## synchro
module synchro(
	input i_clk,
	input i_rst,
	input i_write,
	input[7:0] i_char,
	output o_full,
	output o_check,
	output[14 - 1:0] o_deg
	);
Size: roughly 26000 um^2 of cells after synthesis.
==> flow/config.mk <==
export PLATFORM = sky130hd
export DESIGN_NAME = synchro
export DESIGN_NICKNAME = synchro
export VERILOG_FILES = /design/flow/design.v
export SDC_FILE = /design/flow/constraint.sdc
export NUM_CORES = 4
export LEC_CHECK = 0
export ABC_AREA = 1
export CAP_MARGIN = 15
export CELL_PAD_IN_SITES_DETAIL_PLACEMENT = 2
export CORE_ASPECT_RATIO = 0.9
export CORE_MARGIN = 3
export CORE_UTILIZATION = 59
export CTS_CLUSTER_SIZE = 77
export GPL_TIMING_DRIVEN = 0
export HOLD_SLACK_MARGIN = -0.06
export PLACE_DENSITY_LB_ADDON = 0.22
export SLEW_MARGIN = 20
==> flow/constraint.sdc <==
create_clock -name core_clock -period 6.72 [get_ports {i_clk}]
set_input_delay 1.3440 -clock core_clock [delete_from_list [all_inputs] [get_ports {i_clk}]]
set_output_delay 1.3440 -clock core_clock [all_outputs]
set_load 0.01 [all_outputs]
run.sh (not shown) runs the stock make flow with config.mk's settings and CLKGATE_MAP_FILE=.
The starting point aborted during 3_5_place_dp.
Rerun with:
==> flow/config.mk (replaced) <==
export PLATFORM = sky130hd
export DESIGN_NAME = synchro
export DESIGN_NICKNAME = synchro
export VERILOG_FILES = /design/flow/design.v
export SDC_FILE = /design/flow/constraint.sdc
export NUM_CORES = 4
export LEC_CHECK = 0
export CAP_MARGIN = 20
export CORE_MARGIN = 2
export CORE_UTILIZATION = 72
export CTS_CLUSTER_DIAMETER = 28
export PLACE_DENSITY_LB_ADDON = 0.0
export SETUP_SLACK_MARGIN = 1.5
export SLEW_MARGIN = 20
==> flow/constraint.sdc (replaced) <==
create_clock -name core_clock -period 5.69 [get_ports {i_clk}]
set_input_delay 1.1380 -clock core_clock [delete_from_list [all_inputs] [get_ports {i_clk}]]
set_output_delay 1.1380 -clock core_clock [all_outputs]
set_load 0.01 [all_outputs]
Result: The changed run completed, yet does not pass: setup timing; die area came out lower by about a fifth; synthesized cell count came out lower by about a fifth; synthesized area came out lower by a few percent.
Rerun with:
--- a/flow/config.mk
+++ b/flow/config.mk
@@ -10,4 +10 @@
-export CORE_UTILIZATION = 72
-export CTS_CLUSTER_DIAMETER = 28
-export PLACE_DENSITY_LB_ADDON = 0.0
-export SETUP_SLACK_MARGIN = 1.5
+export CORE_UTILIZATION = 67
==> flow/constraint.sdc (replaced) <==
create_clock -name core_clock -period 4.73 [get_ports {i_clk}]
set_input_delay 0.9460 -clock core_clock [delete_from_list [all_inputs] [get_ports {i_clk}]]
set_output_delay 0.9460 -clock core_clock [all_outputs]
set_load 0.01 [all_outputs]
After rerunning: The changed run reached the layout checks and failed them: setup timing. Total power falls by about a fifth. Final area falls by a few percent. Cell count stays flat. Non-clock buffer count rises by 63. Worst hold slack loses 0.068 ns. Die size rises by a little under a tenth. Critical path depth stays the same. Utilization falls by 12 points. Global-route usage falls by 13 points. Synthesized cell count is unchanged.


== run A ==
Starting RTL as in the previous note.
make LEC_CHECK=0 CAP_MARGIN=20 CORE_MARGIN=2 CORE_UTILIZATION=40 CTS_CLUSTER_SIZE=95 PLACE_DENSITY_LB_ADDON=0.22 SLEW_MARGIN=20 finish   # period 10.0 ns
Run A completed end to end with timing, DRC and antenna clean.
Input changes introduced in run B (baseline for comparison: run A):
- a deleted PLACE_DENSITY_LB_ADDON that had been 0.22
- a deleted CTS_CLUSTER_SIZE that had been 95
Register-to-register slack: run B vs run A, no meaningful difference. Run B contains more vias than run A. Diff run B..run A | total die size | unchanged. Between run B and run A, the final critical path time including I/O delays and setup is higher for run B. Between run B and run A, it is run B whose global-route wire length before repair is lower, by 1900 um. ~same fraction of met2 tracks used by global routing in run B and run A.


== amber ==
The RTL this note starts from:
==> flow/design.v <==
module binary2deg(
	input i_clk,
	input i_rst,
	input i_start,
	input[63:0] i_decimal,
	input[3:0] i_frccnt,
	output[13:0] o_deg,
	output o_finished
	);
enum {IDLE,D2B1,D2B2,SHIFT,B2D,END} state_w,state_r;
logic[13:0] deg_w,deg_r;
logic[21:0] devider_w,devider_r;
logic[34:0] tmp_w,tmp_r;
logic[63:0] decimal_w,decimal_r;
logic[21:0] binary_w,binary_r;
logic[3:0] cnt_w,cnt_r;
logic[3:0] frccnt_w,frccnt_r;
logic finished;
assign o_finished = finished;
assign o_deg = deg_r;
always@(*) begin
	deg_w = deg_r;
	devider_w = devider_r;
	tmp_w = tmp_r;
	decimal_w = decimal_r;
	binary_w = binary_r;
	cnt_w = cnt_r;
	frccnt_w = frccnt_r;
	state_w = state_r;
	finished = 0;
	case(state_r)
		IDLE: begin
			if(i_start) begin
				state_w = D2B1;
				decimal_w = i_decimal;
				frccnt_w = i_frccnt;
				tmp_w = 0;
			end
			else begin
				state_w = state_r;
				decimal_w = 0;
			end
			binary_w = 0;
			devider_w = 22'b101101000000000000000;
			finished = 0;
		end
		D2B1: begin
			if(decimal_r[3:0] < 10) begin
				tmp_w = (tmp_r >> 4)+(tmp_r >> 5)+(tmp_r >> 8)+(tmp_r >> 9)+(tmp_r >> 12)+(tmp_r >> 13)+{18'd0,decimal_r[3:0],13'd0};
				state_w = state_r;
			end
			else begin
				tmp_w = tmp_r;
				state_w = D2B2;
			end
			decimal_w = decimal_r >> 4;
		end
		D2B2: begin
			if(cnt_r == (frccnt_r - 1)) begin
				state_w = SHIFT;
				cnt_w = 0;
			end
			else begin
				state_w = state_r;
				cnt_w = cnt_r + 1;
			end
			tmp_w = (tmp_r >> 4)+(tmp_r >> 5)+(tmp_r >> 8)+(tmp_r >> 9)+(tmp_r >> 12)+(tmp_r >> 13)+{18'd0,decimal_r[3:0],13'd0};
			decimal_w = decimal_r >> 4;
		end
		SHIFT: begin
			tmp_w = (tmp_r << 3) + (tmp_r << 1);
			if(cnt_r == (frccnt_r - 2)) begin
				state_w = B2D;
				binary_w = tmp_w[21:0];
				cnt_w = 0;
			end
			else begin
				state_w = state_r;
				cnt_w = cnt_r + 1;
			end
		end
		B2D: begin
			if(cnt_r == 13) begin
				state_w = END;
				cnt_w = 0;
			end
			else begin
				state_w = state_r;
				cnt_w = cnt_r + 1;
			end
			if(binary_r < devider_r) begin
				deg_w = {deg_r[12:0],1'b0};
				binary_w = binary_r;
			end
			else begin
				deg_w = {deg_r[12:0],1'b1};
				binary_w = binary_r - devider_r;
			end
			devider_w = devider_r >> 1;
			finished = 0;
		end
		END: begin
			finished = 1;
			state_w = IDLE;
		end
	endcase
end
always@(posedge i_clk or negedge i_rst) begin
	if(!i_rst) begin
		devider_r <= 22'b0101101000000000000000;
		binary_r <= 0;
		deg_r <= 0;
		cnt_r <= 0;
		state_r <= IDLE;
		decimal_r <= 64'd0;
		tmp_r <= 35'd0;
		frccnt_r <= 0;
	end
	else begin
		devider_r <= devider_w;
		binary_r <= binary_w;
		deg_r <= deg_w;
		cnt_r <= cnt_w;
		state_r <= state_w;
		decimal_r <= decimal_w;
		tmp_r <= tmp_w;
		frccnt_r <= frccnt_w;
	end
end
endmodule
module synchro(
	input i_clk,
	input i_rst,
	input i_write,
	input[7:0] i_char,
	output o_full,
	output o_check,
	output[14 - 1:0] o_deg
	);
integer i;
enum {IDLE,IDT,DATA,DEG,CHECK} state_w,state_r;
logic[7:0] cnt_w,cnt_r;
logic[7:0] char_w[7:0],char_r[7:0];
logic[2:0] r_w,r_r,w_w,w_r;
logic[7:0] char;
logic[7:0] check_w,check_r;
logic[7:0] checksum_w,checksum_r,tmp;
logic check;
logic[23:0] SI_w,SI_r;
logic[3:0] pos;
enum {INT,FRC} dstate_w,dstate_r;
logic[63:0] decimal_w,decimal_r;
logic[13:0] deg,deg_w,deg_r;
logic[3:0] frccnt_w,frccnt_r;
logic finished;
binary2deg xbinary2deg(.i_clk(i_clk),.i_rst(i_rst),.i_start(check && (pos == 1)),.i_decimal(decimal_r),.i_frccnt(frccnt_r),.o_deg(deg),.o_finished(finished));
assign o_full = ((w_r + 1) == r_r)? 1 : 0;
assign o_check = check;
assign o_deg = deg_r;
always@(*) begin
	for(i = 0; i < 8; i = i + 1) begin
		char_w[i] = char_r[i];
	end
	if(i_write) begin
		w_w = w_r + 1;
		char_w[w_r] = i_char;
	end
	else begin
		w_w = w_r;
	end
	if(w_r != r_r) begin
		char = char_r[r_r];
		r_w = r_r + 1;
	end
	else begin
		char = 0;
		r_w = r_r;
	end
end
always@(*) begin
	pos = 0;
	case(SI_r)
		{"H","D","G"} : begin
			pos = 1;
		end
		{"H","D","T"} : begin
			pos = 1;
		end
	endcase
end
always@(*) begin
	if(finished)
		deg_w = deg;
	else
		deg_w = deg_r;
end
always@(*) begin
	check = 0;
	checksum_w = checksum_r;
	SI_w = SI_r;
	decimal_w = decimal_r;
	tmp = 0;
	frccnt_w = frccnt_r;
	state_w = state_r;
	dstate_w = dstate_r;
	cnt_w = cnt_r;
	check_w = check_r;
	if(w_r != r_r) begin
		case(state_r)
			IDLE: begin
				check_w = 0;
				decimal_w = 0;
				frccnt_w = 0;
				dstate_w = INT;
				if(char == "$") begin
					state_w = IDT;
				end
				else begin
					state_w = state_r;
				end
				cnt_w = 0;
			end
			IDT: begin
				if(cnt_r == 4) begin
					state_w = DATA;
					cnt_w = 0;
					SI_w = (SI_r << 8) + {16'd0,char};
				end
				else if(cnt_r > 1) begin
					state_w = state_r;
					cnt_w = cnt_r + 1;
					SI_w = (SI_r << 8) + {16'd0,char};
				end
				else begin
					state_w = state_r;
					SI_w = SI_r;
					cnt_w = cnt_r + 1;
				end
				check_w = check_r ^ char;
			end
			DATA: begin
				if(char == "*") begin
					state_w = CHECK;
					cnt_w = 0;
					check_w = check_r;
				end
				else if(char == ",") begin
					cnt_w = cnt_r + 1;
					check_w = check_r ^ char;
					if(cnt_r == (pos - 1)) begin
						state_w = DEG;
					end
					else begin
						state_w = state_r;
					end
				end
				else begin
					state_w = state_r;
					cnt_w = cnt_r;
					check_w = check_r ^ char;
				end
			end
			DEG: begin
				tmp = char - "0";
				if(char == ".") begin
					dstate_w = FRC;
					state_w = state_r;
					cnt_w = cnt_r;
					frccnt_w = frccnt_r;
					decimal_w = (decimal_r << 4) + {60'd0,tmp[3:0]};
				end
				else if(char == ",") begin
					dstate_w = INT;
					state_w = DATA;
					cnt_w = cnt_r;
					frccnt_w = frccnt_r;
					decimal_w = decimal_r;
				end
				else begin
					state_w = state_r;
					dstate_w = dstate_r;
					cnt_w = cnt_r;
					decimal_w = (decimal_r << 4) + {60'd0,tmp[3:0]};
					if(dstate_r == FRC) begin
						frccnt_w = frccnt_r;
					end
					else begin
						frccnt_w = frccnt_r + 1;
					end
				end
				check_w = check_r ^ char;
			end
			CHECK: begin
				if(char == 8'hd) begin
					state_w = IDLE;
					cnt_w = 0;
					if(check_r == checksum_r) begin
						check = 1;
					end
					else begin
						check = 0;
					end
				end
				else begin
					if((char > "/") && (char < ":")) begin
						tmp = char - "0";
						checksum_w = cnt_r == 0 ? {tmp[3:0],4'd0} : {checksum_r[7:4],tmp[3:0]};
					end
					else if((char > "@") && (char < "G")) begin
						tmp = char - "A" + 8'd10;
						checksum_w = cnt_r == 0 ? {tmp[3:0],4'd0} : {checksum_r[7:4],tmp[3:0]};
					end
					else begin
						checksum_w = checksum_r;
					end
					cnt_w = cnt_r + 1;
				end
			end
		endcase
	end
	else begin
		state_w = state_r;
		cnt_w = cnt_r;
		checksum_w = checksum_r;
		check_w = check_r;
	end
end
always@(posedge i_clk or negedge i_rst) begin
	if(!i_rst) begin
		state_r <= IDLE;
		dstate_r <= INT;
		cnt_r <= 0;
		deg_r <= 0;
		checksum_r <= 0;
		check_r <= 0;
		SI_r <= 0;
		r_r <= 0;
		w_r <= 0;
		decimal_r <= 0;
		frccnt_r <= 0;
		for(i = 0; i < 8; i = i + 1) begin
			char_r[i] <= 0;
		end
	end
	else begin
		state_r <= state_w;
		dstate_r <= dstate_w;
		cnt_r <= cnt_w;
		deg_r <= deg_w;
		checksum_r <= checksum_w;
		check_r <= check_w;
		SI_r <= SI_w;
		r_r <= r_w;
		w_r <= w_w;
		decimal_r <= decimal_w;
		frccnt_r <= frccnt_w;
		for(i = 0; i < 8; i = i + 1) begin
			char_r[i] <= char_w[i];
		end
	end
end
endmodule
Settings: LEC_CHECK=0, ABC_AREA=0, CAP_MARGIN=20, CELL_PAD_IN_SITES_GLOBAL_PLACEMENT=1, CORE_ASPECT_RATIO=0.63, CORE_MARGIN=9, CORE_UTILIZATION=32, CTS_CLUSTER_SIZE=68, GPL_TIMING_DRIVEN=1, MIN_ROUTING_LAYER=met1, SETUP_SLACK_MARGIN=0.79, SLEW_MARGIN=30, TNS_END_PERCENT=5; clock period 12.2 ns.
The following lists how violet was set up differently from amber:
- changing CORE_UTILIZATION from 32 to 67
- changing CORE_MARGIN from 9 to 2
- removing ABC_AREA (formerly 0)
- removing SETUP_SLACK_MARGIN (formerly 0.79)
- removing TNS_END_PERCENT (formerly 5)
- removing CELL_PAD_IN_SITES_GLOBAL_PLACEMENT (formerly 1)
- removing MIN_ROUTING_LAYER (formerly met1)
- removing CTS_CLUSTER_SIZE (formerly 68)
- changing SLEW_MARGIN from 30 to 20
- removing CORE_ASPECT_RATIO (formerly 0.63)
- removing GPL_TIMING_DRIVEN (formerly 1)
- changing the clock period (ns, I/O delays scaled along) from 12.2 to 4.81
Findings:
Nothing crashed in violet and all stages finished; the problem is that the final layout failed, the offending checks being negative setup slack. No stage failed in amber, and the final checks on the layout all came back clean. Compared with amber, violet degrades worst hold slack. Between violet and amber, it is violet whose number of buffers other than clock buffers in the final layout is higher, by 220. Number of antenna violations at the first check in global routing: amber and violet compared, lower one is amber.
Power is estimated from default activity; no workload was simulated.
